Setup of rev 12:
Design agc_ref_correction, start of the top module:
module agc_ref_correction(
	input signed [11:0] ip_data, 
	input ip_clock,
	input ip_reset, 
	output [11:0] op_data
);
Size in the first run: roughly 460 flip-flops, roughly 26 I/O pins, roughly 28,000 µm² of cells after synthesis.
Settings: LEC_CHECK=0, CAP_MARGIN=15, CELL_PAD_IN_SITES_DETAIL_PLACEMENT=1, CORE_MARGIN=6, CORE_UTILIZATION=40, CTS_CLUSTER_SIZE=37, GPL_TIMING_DRIVEN=0, MAX_ROUTING_LAYER=met4, PLACE_DENSITY_LB_ADDON=0.08, SLEW_MARGIN=20; clock period 10.0 ns.
run.sh (not shown) runs the stock make flow with config.mk's settings and CLKGATE_MAP_FILE=.
In summary, rev 12 completed successfully, with a layout that passed the timing, design-rule and antenna checks.
> inputs changed (rev 12 -> rev 13)
diff --git a/flow/config.mk b/flow/config.mk
--- a/flow/config.mk
+++ b/flow/config.mk
@@ -8 +8 @@
-export CAP_MARGIN = 15
+export CAP_MARGIN = 0
@@ -10 +10,2 @@
-export CORE_MARGIN = 6
+export CORE_ASPECT_RATIO = 0.61
+export CORE_MARGIN = 5
@@ -12,4 +13,4 @@
-export CTS_CLUSTER_SIZE = 37
-export GPL_TIMING_DRIVEN = 0
-export MAX_ROUTING_LAYER = met4
-export PLACE_DENSITY_LB_ADDON = 0.08
+export CTS_CLUSTER_DIAMETER = 218
+export MAX_ROUTING_LAYER = met5
+export PLACE_DENSITY_LB_ADDON = 0.05
+export SETUP_SLACK_MARGIN = -0.54
@@ -16,0 +18 @@
+export TNS_END_PERCENT = 95
Relative to rev 12, the detailed-route wire length on metal 1 measured on rev 13 has increased by more than 10%. In the reports for rev 13 and rev 12, the smaller share of the final layout cell area in sequential cells belongs to rev 12. Largest net degree at the start of global routing (lower): rev 12. Total wire length was higher in rev 13 than in rev 12. Measured against each other, rev 13 and rev 12 differ in met3 track demand over resource, the higher figure coming from rev 13. Rev 13 vs. rev 12: cell area has decreased, number of buffers outside the clock class in the layout shrank by 29.


agc_ref_correction again, from the RTL that the note above started with.
clock: 6.24 ns
lec_check: 0
abc_area: 1
cap_margin: 20
core_margin: 2
core_utilization: 72
place_density_lb_addon: 0.01
slew_margin: 20
The first run ran to the end with violations: setup timing.
Next try:
- ABC_AREA: 1 -> unset
- CORE_UTILIZATION: 72 -> 40
- PLACE_DENSITY: unset -> 0.6
- PLACE_DENSITY_LB_ADDON: 0.01 -> unset
- clock period: 6.24 -> 7.98 ns (I/O delays scaled with it)
What happened:
- This time the run completed with no timing, DRC or antenna violations
- clock-buffer cell count came out higher by 12
- sequential cell count stays the same
- critical path depth came out higher by 6
- synthesized cell count came out lower by about 14%
- register-to-register slack improved by 920 ps
- global-route usage came out lower by 18 points
- non-clock buffer count came out lower by 97
- wire length came out lower by about 20%
Next try:
- ABC_AREA: unset -> 1
- CORE_UTILIZATION: 40 -> 72
- clock period: 7.98 -> 4.44 ns (I/O delays scaled with it)
The changed run completed, yet does not pass: setup timing.
Via count rises by 27%.
Core utilization goes up by 43 points.
Area after synthesis goes up by 3.6%.
Next try:
- ABC_AREA: 1 -> unset
- CORE_UTILIZATION: 72 -> 67
- clock period: 4.44 -> 7.19 ns (I/O delays scaled with it)
The new run finished but fails on setup timing.
Routed wire length fell by 31%.
Global-route usage shrinks by 9.7 points.
Setup slack improved by 2200 ps.
Synthesized cell count falls by 14%.
Core utilization shrinks by 13 points.
Via count drops by 21%.


v32:
Starting RTL as in the previous note.
export LEC_CHECK = 0
export CAP_MARGIN = 20
export CORE_MARGIN = 2
export CORE_UTILIZATION = 72
export CTS_CLUSTER_SIZE = 43
export PLACE_DENSITY = 0.79
export SETUP_SLACK_MARGIN = 0.22
export SLEW_MARGIN = 20
create_clock -name core_clock -period 7.83 [get_ports {ip_clock}]
No stage failed in v32, and the final checks on the layout all came back clean.
The following lists how v44 was set up differently from v32:
- a change of CTS_CLUSTER_SIZE from 43 to 14
- an added ABC_AREA of 1
- a deleted SETUP_SLACK_MARGIN that had been 0.22
- a deleted PLACE_DENSITY that had been 0.79
- an added PLACE_DENSITY_LB_ADDON of 0.08
- a change of the clock period (ns, I/O delays scaled along) from 7.83 to 6.0
- v32 reached the final stage; the timing, design-rule and antenna checks on its layout passed.
- No crash in v44: every stage finished, but the layout fails its final checks due to negative setup slack.
- Detailed route, v44 vs v32: via total higher for v44
- v32 reports its cell type of the slowest stage on the worst timing path as sky130_fd_sc_hd__fa_1 while v44 reports sky130_fd_sc_hd__fa_2.
- Final-layout clock-cell area share for v44 is lower than for v32.
- | HPWL after detailed placement | higher: v44 |
- Summary: with v32 as the reference, logic area in v44 moved up by a few percent.
- Cmp v32 and v44 / area added between synthesis and finish / lower: v32
- v44 vs. v32: synthesized cell count now sits higher; final wirelength now sits higher.
- Looking at global-route usage, v44 sits above v32.
Here is what was changed in the inputs of v50 compared with v44.
- an added SETUP_SLACK_MARGIN of 1.88
- a deleted CTS_CLUSTER_SIZE that had been 14
- a change of PLACE_DENSITY_LB_ADDON from 0.08 to 0.01
- a change of the clock period (ns, I/O delays scaled along) from 6.0 to 7.19
### Flow results
v50 closes out successfully: all stages finished, all timing, DRC and antenna checks passed.
Of the two values seen for cell with the biggest individual delay on the critical path, sky130_fd_sc_hd__fa_1 was produced by v50 and sky130_fd_sc_hd__fa_2 by v44.
The lower largest incremental delay on the critical path of v44 and v50 is in v50.
v50 vs v44: cell count down
Diff v44 and v50: wire length of the first global-routing pass higher in v44
Taking v44 as the reference, in v50 post-CTS setup buffer count now sits higher; sum of negative setup slack now sits higher; via count now sits lower; count of clock-buffer cells in the layout now sits lower.


## run 1
Starting RTL as in the previous note.
export LEC_CHECK = 0
export ABC_AREA = 1
export CAP_MARGIN = 20
export CORE_MARGIN = 2
export CORE_UTILIZATION = 72
export PLACE_DENSITY_LB_ADDON = 0.01
export SETUP_SLACK_MARGIN = 1.17
export SLEW_MARGIN = 20
create_clock -name core_clock -period 4.44 [get_ports {ip_clock}]
[flow] run 1 | stages: complete | final checks: fail | reason: setup timing
Relative to run 1, the following input files were edited for run 2:
Settings: SETUP_SLACK_MARGIN no longer set, was 1.17; GPL_ROUTABILITY_DRIVEN now 0, previously not set; the clock period (ns, I/O delays scaled along) now 6.16, was 4.44.
==> results <==
- Register clock-pin slew on the reported worst setup and hold paths in run 2 is 0.02 ns below run 1.
- Run 2 vs run 1, setup-violating endpoint count in the final report went down by 12.
- The basic-gate share of the synthesized area counting and, or, nand and nor cells was comparable across run 2 and run 1.
- Run 2 ended with more number of filler instances in the final layout than run 1.
- Going from run 1 to run 2, the data-path buffer share of cell area in the final layout was found to have gone down by 3.6 points.
- Run 2 finished every stage; the final checks, however, were not passed, the failures being setup timing.
- From run 1 to run 2, number of synthesized register bits did not move at all.
- Run 2 ends up with a count of clock-buffer cells in the layout that is 3.0% higher than in run 1.
- Comparing number of buffers and inverters on the critical path for run 2 and run 1, the bigger number came from run 1.
- Detailed route wirelength on metal2 on run 2 is down relative to run 1.
- The lower final period utilization of run 2 and run 1 is in run 2.
For run 3, these inputs were changed with respect to run 2:
Settings: removing ABC_AREA (formerly 1); changing CORE_UTILIZATION from 72 to 44; removing GPL_ROUTABILITY_DRIVEN (formerly 0); setting PLACE_DENSITY to 0.6 for the first time; removing PLACE_DENSITY_LB_ADDON (formerly 0.01); changing the clock period (ns, I/O delays scaled along) from 6.16 to 5.67.
Results
Nothing crashed in run 3 and all stages finished; the problem is that the final layout failed, the offending checks being setup timing.
Going from run 2 to run 3, the cell area was found to have gone down by 0.39%.
The run with more setup slack is run 2; run 3 has less.
Re simple-gate share of the synthesized area: run 2 was higher than run 3.
In run 3, the number of well taps came out 321 above the value in run 2.
Side by side, global-route wire length before repair turned out lower in run 3 than in run 2.
Compared to run 2, run 3 has area after synthesis about 3.5% lower.
> inputs changed (run 3 -> run 4)
Settings: changing CORE_UTILIZATION from 44 to 70; changing the clock period (ns, I/O delays scaled along) from 5.67 to 6.04.
Results
Number of cells on the worst reg-to-reg path in run 4 vs run 3: down 1. Per the comparison of run 4 with run 3, share of the final layout cell area in sequential cells went up by 1.1 points, setup slack +0.40 ns. Going from run 3 to run 4, final area shrank by a few percent. Nothing crashed in run 4 and all stages finished; the problem is that the final layout failed, the offending checks being setup timing.


agc_ref_correction again, from the RTL that the note above started with.
clock: 6.24 ns
lec_check: 0
abc_area: 1
cap_margin: 20
core_margin: 2
core_utilization: 72
cts_cluster_size: 72
place_density_lb_addon: 0.01
setup_slack_margin: 1.8
slew_margin: 20
The baseline finished but fails on negative setup slack.
Edit:
--- a/flow/config.mk
+++ b/flow/config.mk
@@ -14 +14 @@
-export SETUP_SLACK_MARGIN = 1.8
+export SETUP_SLACK_MARGIN = 1.78
==> flow/constraint.sdc (replaced) <==
create_clock -name core_clock -period 7.33 [get_ports {ip_clock}]
set_input_delay 1.4660 -clock core_clock [delete_from_list [all_inputs] [get_ports {ip_clock}]]
set_output_delay 1.4660 -clock core_clock [all_outputs]
set_load 0.01 [all_outputs]
The new run finished clean.
Setup slack gains 1.1 ns.
Sequential share of layout area rose by 1.8 points.


## build 97
Starting RTL as in the previous note.
// agc_ref_correction
module agc_ref_correction(
	input signed [11:0] ip_data, 
	input ip_clock,
	input ip_reset, 
	output [11:0] op_data
);
clock: 10.0 ns
lec_check: 0
cap_margin: 15
cell_pad_in_sites_detail_placement: 2
cell_pad_in_sites_global_placement: 2
core_margin: 4
core_utilization: 40
cts_cluster_size: 37
gpl_timing_driven: 0
max_routing_layer: met5
place_density_lb_addon: 0.08
slew_margin: 10
Build 97: all stages complete, timing, DRC and antenna checks passed
Edits applied to the flow inputs when going from build 97 to build 84:
- CAP_MARGIN changed from 15 to 20
- MAX_ROUTING_LAYER removed (was met5)
- SLEW_MARGIN changed from 10 to 20
- PLACE_DENSITY_LB_ADDON removed (was 0.08)
- GPL_TIMING_DRIVEN removed (was 0)
- CELL_PAD_IN_SITES_GLOBAL_PLACEMENT removed (was 2)
- CORE_MARGIN changed from 4 to 2
- CELL_PAD_IN_SITES_DETAIL_PLACEMENT removed (was 2)
- CORE_UTILIZATION changed from 40 to 53
- PLACE_DENSITY newly set to 0.6
- CTS_CLUSTER_SIZE removed (was 37)
- the clock period (ns, I/O delays scaled along) changed from 10.0 to 7.98
[summary]
Of build 97 and build 84, the run reporting the higher met1 routed wirelength after detailed routing was build 97. When build 84 is measured against build 97, its worst setup slack turns out 1.12 ns lower. In the reports for build 97 and build 84, the smaller global-route wire length before repair belongs to build 84. Final cell count delta for build 84 relative to build 97: 8.5% lower. Run comparison: build 84 critical path's slowest cell sky130_fd_sc_hd__fa_1; build 97 critical path's slowest cell sky130_fd_sc_hd__xnor2_1. Build 84 ends up with a tally of clock buffers in the finished layout that is 15 lower than in build 97. Die size, build 97 and build 84, lower one = build 84. Build 97 has a lower total routing usage reported by global routing than build 84.
The inputs of build 42 differ from those of build 84 as listed below.
- changing CORE_UTILIZATION from 53 to 50
- removing PLACE_DENSITY (formerly 0.6)
- setting SETUP_SLACK_MARGIN to 0.07 for the first time
- setting CTS_CLUSTER_SIZE to 43 for the first time
- changing the clock period (ns, I/O delays scaled along) from 7.98 to 5.28
Findings:
In summary, build 84 completed successfully, with a layout that passed the timing, design-rule and antenna checks.
Complete run, failing final checks: build 42, reason setup timing.
Between build 42 and build 84, it is build 42 whose arrival time at the worst endpoint is lower, by 0.20 ns.
Relative to build 84, the number of well taps of build 42 is higher by 9.9%.
The final reports for build 42 and build 84 show detail-routed net length per standard cell lower in the former.
The final reports for build 42 and build 84 show relative max-transition margin lower in the former.
Modified inputs, build 83 compared to build 42
- clearing CTS_CLUSTER_SIZE, which used to be 43
- swapping 50 for 40 in CORE_UTILIZATION
- clearing SETUP_SLACK_MARGIN, which used to be 0.07
- putting PLACE_DENSITY at 0.6 where nothing was set
- swapping 5.28 for 10.0 in the clock period (ns, I/O delays scaled along)
Findings:
- Compared with build 42, build 83 shows final design area excluding fillers lower by about 6%.
- Build 83 ended with every stage complete and zero timing, DRC or antenna violations.
- Against build 42, build 83 reports a post-route clock period utilization that is lower.
- Worst slew slack as a fraction of its limit (build 83 over build 42): increase, 6.5 points
- Taking build 42 as the reference point, the die size of build 83 rises by about 25%.
Changes in build 73 relative to build 83:
- putting CELL_PAD_IN_SITES_GLOBAL_PLACEMENT at 2 where nothing was set
- swapping 20 for 15 in CAP_MARGIN
- putting GPL_TIMING_DRIVEN at 0 where nothing was set
- clearing PLACE_DENSITY, which used to be 0.6
- putting TNS_END_PERCENT at 85 where nothing was set
- swapping 2 for 5 in CORE_MARGIN
- putting PLACE_DENSITY_LB_ADDON at 0.29 where nothing was set
- swapping 20 for 10 in SLEW_MARGIN
- putting MAX_ROUTING_LAYER at met5 where nothing was set
- putting CELL_PAD_IN_SITES_DETAIL_PLACEMENT at 2 where nothing was set
- putting CTS_CLUSTER_SIZE at 37 where nothing was set
- putting SETUP_SLACK_MARGIN at -0.38 where nothing was set
==> comparison <==
Build 73 reports its critical path launch point as abs_block_inst.reg_op_abs[0] while build 83 reports power_estimation_inst.reg_delay[0]. | post-layout worst setup margin | lower: build 73 |. Summary of build 73 over build 83: layout buffering overhead excluding clock cells now larger. Final cell area excluding filler cells: build 73 higher than build 83. Build 73 ended with every stage complete and zero timing, DRC or antenna violations. Build 83: flow completed, timing, DRC and antenna clean.
[inputs] build 37 vs build 73
- CORE_MARGIN changed from 5 to 6
- CAP_MARGIN changed from 15 to 0
- SLEW_MARGIN changed from 10 to 20
- TNS_END_PERCENT removed (was 85)
- CELL_PAD_IN_SITES_DETAIL_PLACEMENT removed (was 2)
- SETUP_SLACK_MARGIN removed (was -0.38)
- CELL_PAD_IN_SITES_GLOBAL_PLACEMENT removed (was 2)
- CTS_CLUSTER_SIZE removed (was 37)
- MAX_ROUTING_LAYER changed from met5 to met4
- PLACE_DENSITY_LB_ADDON changed from 0.29 to 0.08
[summary]
Worst setup slack before clock tree synthesis, build 73 and build 37: smaller value in build 73
Build 37 ended up with a higher die width than build 73 did.
Sort build 73 and build 37 by worst slew margin relative to its limit, ascending, and build 37 comes first.
In the reports for build 73 and build 37, the smaller wire length belongs to build 37.
Relative to build 73, build 37 improves slack of the critical path.
In the flow results for build 73 and build 37, the via count is larger on build 73.
Compared build 37 vs build 73, and final core utilization is up in build 37.
Maximum frequency: higher on build 37
